==> inputs of run M <==
==> flow/design.v (excerpt) <==
module snack(
    input ps2_data,
    input ps2_clk,
    input clk,
    input [1:0] speed_mode,
    input rst_n,
    input key,
    output hsync,
    output vsync,
    output beep,
    output [3:0] vga_r,
    output [3:0] vga_g,
    output [3:0] vga_b
    );
    wire key_r,key_l,key_u,key_d;
    PS2 ps2(.clk(clk),.rst(!rst_n),.ps2_clk(ps2_clk),.ps2_data(ps2_data),.up(key_u),.left(key_l),.right(key_r),.down(key_d));
    wire [9:0] col;
    wire [8:0] row;
    wire [9:0] box_x;
    wire [8:0] box_y;
    wire drive;
    wire snake_r;
    wire snake_head;
    snack_control u1_snack_control(
        .clk(clk),
        .rst_n(rst_n),
        .key_r(key_r),
        .key_l(key_l),
        .key_u(key_u),
        .key_d(key_d),
        .box_x(box_x),
        .box_y(box_y),
        .x_pos(col),
        .y_pos(row),
        .speed_mode(speed_mode),
        .drive(drive),
        .snack_r(snake_r),
        .snake_head(snake_head)
                  );
    random_box u1_random_box(
        .clk(clk),
        .rst_n(rst_n),
        .drive(drive), 
        .box_x(box_x), 
        .box_y(box_y)
    );
    wire [11:0] pixel;
    wire rdn;
    reg control_signal;
    wire [3:0]vga_r1;
    wire [3:0]vga_g1;
    wire [3:0]vga_b1;
    wire hsync1;
    wire vsync1;
    wire [3:0]vga_r2;
    wire [3:0]vga_g2;
    wire [3:0]vga_b2;
    wire hsync2;
    wire vsync2;
    VGA vga0(
        .clk(clk),
        .rst(!rst_n),
        .R(vga_r1),
        .G(vga_g1),
        .B(vga_b1),
        .HS(hsync1),
        .VS(vsync1),
        .row(row),
        .col(col),
        .rdn(rdn),
        .Din(pixel)
    );
    assign vga_r2 = 4'h0;
    assign vga_g2 = 4'h0;
  ...
clock: 5.7 ns
lec_check: 0
abc_area: 1
cap_margin: 40
cell_pad_in_sites_detail_placement: 0
cell_pad_in_sites_global_placement: 0
core_margin: 2
core_utilization: 72
cts_cluster_diameter: 312
cts_cluster_size: 17
min_routing_layer: met1
place_density_lb_addon: 0.02
slew_margin: 20
run.sh (not shown) runs the stock make flow with config.mk's settings and CLKGATE_MAP_FILE=.
==> inputs of run D, as changes to run M <==
- ABC_AREA: 1 -> not set
- CAP_MARGIN: 40 -> 20
- CELL_PAD_IN_SITES_DETAIL_PLACEMENT: 0 -> not set
- CELL_PAD_IN_SITES_GLOBAL_PLACEMENT: 0 -> not set
- CORE_UTILIZATION: 72 -> 55
- CTS_CLUSTER_DIAMETER: 312 -> not set
- CTS_CLUSTER_SIZE: 17 -> not set
- MIN_ROUTING_LAYER: met1 -> not set
- PLACE_DENSITY_LB_ADDON: 0.02 -> not set
==> flow/constraint.sdc (replaced) <==
create_clock -name core_clock -period 10.7 [get_ports {clk}]
set_input_delay 2.1400 -clock core_clock [delete_from_list [all_inputs] [get_ports {clk}]]
set_output_delay 2.1400 -clock core_clock [all_outputs]
set_load 0.01 [all_outputs]
==> inputs of run R, as changes to run M <==
- CAP_MARGIN: 40 -> 5
- CELL_PAD_IN_SITES_DETAIL_PLACEMENT: 0 -> not set
- CELL_PAD_IN_SITES_GLOBAL_PLACEMENT: 0 -> not set
- CTS_CLUSTER_DIAMETER: 312 -> 352
- CTS_CLUSTER_SIZE: 17 -> 14
- HOLD_SLACK_MARGIN: not set -> 0.26
- MIN_ROUTING_LAYER: met1 -> not set
- SETUP_SLACK_MARGIN: not set -> -0.4
==> inputs of run Y, as changes to run M <==
- CAP_MARGIN: 40 -> 15
- CTS_CLUSTER_DIAMETER: 312 -> not set
- HOLD_SLACK_MARGIN: not set -> 0.2
- SETUP_SLACK_MARGIN: not set -> 1.48
==> comparison <==
Of run Y and run R, run R has the higher worst setup slack (gap 0.067 ns). Of run Y and run D, run Y has the higher maximum frequency (gap about 18%, measured against run D). In run M the first-iteration DRC count is lower than in run Y, by 10%. In run M the wire length is smaller than in run Y, by about 0.9%. Between run D and run M, the lower via count is in run D (gap 11%, measured against run M). Die size is the same in run M and run R. Between run M and run D, the lower sequential power is in run D (gap about 90%, measured against run D). The lowest sequential share of layout area belongs to run Y, the highest to run D.
==> figures <==
CTS H-tree lvls: run Y 3; run D 3; run M 2; run R 2
Proportion of synthesized area in mux cells: run Y 0.0593%; run D 0.908%; run M 0.0593%; run R 0.0593%
Min setup slack post-route: run Y 1.87 ns; run D 6.18 ns; run M 1.89 ns; run R 1.93 ns
Xor/xnor share: run Y 13.2%; run D 16.0%; run M 13.2%; run R 13.2%
Launch point of the worst hold path: run Y u1_snack_control.r_keycheck.key_cnt[1]; run D u1_snack_control.r_keycheck.key_cnt[1]; run M ps2.ps2_clk_falg0; run R u1_snack_control.r_keycheck.key_cnt[1]
Internal: run Y 8.30 mW; run D 4.30 mW; run M 6.71 mW; run R 6.93 mW
Worst rel slew slack: run Y 25.9%; run D 25.7%; run M 35.1%; run R 25.0%
Routing usage on met1: run Y 56.1%; run D 47.2%; run M 56.1%; run R 55.8%
R2r endpoint: run Y draw.pixel[3]; run D draw.pixel[6]; run M draw.pixel[3]; run R draw.pixel[3]
Share of power burned in the clock network: run Y 40.0%; run D 40.5%; run M 28.3%; run R 30.3%
Critical Path Source: run Y u1_snack_control.snack_x[8][1]; run D vga0.col[9]; run M u1_snack_control.snack_x[8][1]; run R u1_snack_control.snack_x[8][1]
FF+latch area: run Y 14,200 µm²; run D 14,300 µm²; run M 14,200 µm²; run R 14,200 µm²
Fin crit share: run Y 67.3%; run D 42.2%; run M 66.8%; run R 66.1%
Place WS: run Y 2.11 ns; run D 6.21 ns; run M 2.07 ns; run R 2.11 ns
Result of the run: run Y finished clean; run D finished clean; run M finished clean; run R finished clean
Vias/cell: run Y 6.15; run D 6.09; run M 6.16; run R 6.13
Die outline height: run Y 285 µm; run D 320 µm; run M 285 µm; run R 285 µm
Area of the synthesized netlist per yosys stat: run Y 57,000 µm²; run D 55,000 µm²; run M 57,000 µm²; run R 57,000 µm²
Power is estimated from default activity; no workload was simulated.
